==> run a <==
==> flow/design.v <==
module matrix_mult
    (   input Clock,
        input reset,  
        input Enable,     
        input [71:0] A,
        input [71:0] B,
        output reg [71:0] C,
        output reg done      
    );
reg signed [7:0] matA [2:0][2:0];
reg signed [7:0] matB [2:0][2:0];
reg signed [7:0] matC [2:0][2:0];
integer i,j,k;   
reg first_cycle;     
reg end_of_mult;     
reg signed [15:0] temp;  
always @(posedge Clock or posedge reset)
begin
    if(reset == 1) begin     
        i = 0;
        j = 0;
        k = 0;
        temp = 0;
        first_cycle = 1;
        end_of_mult = 0;
        done = 0;
        for(i=0;i<=2;i=i+1) begin
            for(j=0;j<=2;j=j+1) begin
                matA[i][j] = 8'd0;
                matB[i][j] = 8'd0;
                matC[i][j] = 8'd0;
            end
        end
    end
    else begin   
        if(Enable == 1)      
            if(first_cycle == 1) begin      
                for(i=0;i<=2;i=i+1) begin
                    for(j=0;j<=2;j=j+1) begin
                        matA[i][j] = A[(i*3+j)*8+:8];
                        matB[i][j] = B[(i*3+j)*8+:8];
                        matC[i][j] = 8'd0;
                    end
                end
                first_cycle = 0;
                end_of_mult = 0;
                temp = 0;
                i = 0;
                j = 0;
                k = 0;
            end
            else if(end_of_mult == 0) begin      
                temp = matA[i][k]*matB[k][j];
                matC[i][j] = matC[i][j] + temp[7:0];     
                if(k == 2) begin
                    k = 0;
                    if(j == 2) begin
                        j = 0;
                        if (i == 2) begin
                            i = 0;
                            end_of_mult = 1;
                        end
                        else
                            i = i + 1;
                    end
                    else
                        j = j+1;
                end
                else
                    k = k+1;
            end
            else if(end_of_mult == 1) begin      
                for(i=0;i<=2;i=i+1) begin    
                    for(j=0;j<=2;j=j+1) begin     
                        C[(i*3+j)*8+:8] = matC[i][j];
                    end
                end
                done = 1;    
            end
    end
end
endmodule
module top(
    input clk,              
    input rst,              
    input cyc,              
    input stb,              
    input we,               
	input [3:0] wb_sel,     
    input [31:0] adr,       
    input [31:0] dat_mosi,  
    output reg [31:0] dat_miso,  
    output reg ack,             
    output reg err              
);
parameter A_OFFSET = 0;     
parameter B_OFFSET = 9;     
parameter C_OFFSET = 18;    
parameter MAT_SIZE = 9;     
parameter INT_WIDTH = 8;  
reg [71:0] A, B;
reg Enable;
reg reset_matrix;
wire [71:0] C;
wire done;
matrix_mult mm_inst(
    .Clock(clk),
    .reset(reset_matrix),
    .Enable(Enable),
    .A(A),
    .B(B),
    .C(C),
    .done(done)
);
always @(posedge clk or posedge rst) begin
    if (rst) begin
        dat_miso <= 32'b0;
        ack <= 0;
        err <= 0;
        reset_matrix <= 1;
        Enable <= 0;
        A <= 72'b0;
        B <= 72'b0;
    end else if (cyc && stb) begin
        ack <= 0;
        err <= 0;
        reset_matrix <= 0;
        if (we && wb_sel[0]) begin
            reset_matrix <= 1;
            if (adr < A_OFFSET+MAT_SIZE) begin
                A[((adr-A_OFFSET)*INT_WIDTH)+:INT_WIDTH] <= dat_mosi[7:0];
                ack <= 1;
            end else if (adr >=B_OFFSET && adr < B_OFFSET+MAT_SIZE) begin
                B[((adr-B_OFFSET)*INT_WIDTH)+:INT_WIDTH] <= dat_mosi[7:0];
                ack <= 1;
            end else begin
                err <= 1;
            end
        end else if (!we) begin
            if (adr >= C_OFFSET && adr < C_OFFSET+MAT_SIZE) begin
                Enable <= 1;
                if (done) begin
                    dat_miso[7:0] <= C[(adr-C_OFFSET)*INT_WIDTH+:INT_WIDTH];
                    ack <= 1;
                    Enable <= 0;
                end
            end else begin
                err <= 1;
            end
        end
    end else begin
        ack <= 0;
        err <= 0;
    end
end
endmodule
==> flow/run.sh <==
#!/bin/bash
# the make line also repeats each setting of config.mk as NAME=value (left out here)
make -C /OpenROAD-flow-scripts/flow DESIGN_CONFIG=/design/flow/config.mk WORK_HOME=/design/flow/orfs CLKGATE_MAP_FILE= finish
==> flow/config.mk <==
export PLATFORM = sky130hd
export DESIGN_NAME = top
export DESIGN_NICKNAME = top
export VERILOG_FILES = /design/flow/design.v
export SDC_FILE = /design/flow/constraint.sdc
export NUM_CORES = 4
export LEC_CHECK = 0
export ABC_AREA = 0
export CAP_MARGIN = 20
export CELL_PAD_IN_SITES_GLOBAL_PLACEMENT = 3
export CORE_MARGIN = 2
export CORE_UTILIZATION = 21
export CTS_CLUSTER_DIAMETER = 154
export CTS_CLUSTER_SIZE = 25
export GPL_TIMING_DRIVEN = 0
export MIN_ROUTING_LAYER = met1
export PLACE_DENSITY = 0.78
export SLEW_MARGIN = 10
export TNS_END_PERCENT = 75
==> flow/constraint.sdc <==
create_clock -name core_clock -period 6.89 [get_ports {clk}]
set_input_delay 1.3780 -clock core_clock [delete_from_list [all_inputs] [get_ports {clk}]]
set_output_delay 1.3780 -clock core_clock [all_outputs]
set_load 0.01 [all_outputs]
==> run b: changes against run a <==
==> flow/config.mk (replaced) <==
export PLATFORM = sky130hd
export DESIGN_NAME = top
export DESIGN_NICKNAME = top
export VERILOG_FILES = /design/flow/design.v
export SDC_FILE = /design/flow/constraint.sdc
export NUM_CORES = 4
export LEC_CHECK = 0
export CAP_MARGIN = 20
export CORE_MARGIN = 2
export CORE_UTILIZATION = 58
export SETUP_SLACK_MARGIN = 1.71
export SLEW_MARGIN = 20
==> flow/constraint.sdc (replaced) <==
create_clock -name core_clock -period 8.5 [get_ports {clk}]
set_input_delay 1.7000 -clock core_clock [delete_from_list [all_inputs] [get_ports {clk}]]
set_output_delay 1.7000 -clock core_clock [all_outputs]
set_load 0.01 [all_outputs]
==> notes.md <==
Implementation results are summarized by area below.

Job
The logs give a warning total of 64.

STA
The final critical-path setup slack is -0.967 ns. For this run, the final setup violation count is recorded as 36.

Outcome
The run did not pass the layout checks because of setup timing. The flow ran to the end, but the layout failed its checks.

Die
The core footprint is 0.129 mm2.

Final layout
The number of multi-input combinational cells in the layout is 1,584.
-- figures above: run a

==> notes.md <==
Implementation results are summarized by area below.

STA
The hold violation total from the final report is 0. Per the timing report, the achievable frequency comes out to 130 MHz. Across all setup checks in the final design, the least slack found is 0.782 ns.

Job
The total number of warnings across the stage logs is 70.

Die
The region available for standard cell placement spans 0.0465 mm2.

Outcome
The flow ran to the end and the layout has no timing, DRC or antenna violations.

Yosys
By instance count, the leading cell after synthesis is sky130_fd_sc_hd__dfrtp_1.

Detailed routing
Once iteration 0 of detailed routing completed, the report listed 1,570 DRC markers.

Final layout
For this run, combinational gates with multiple inputs come to 1,583.
-- figures above: run b

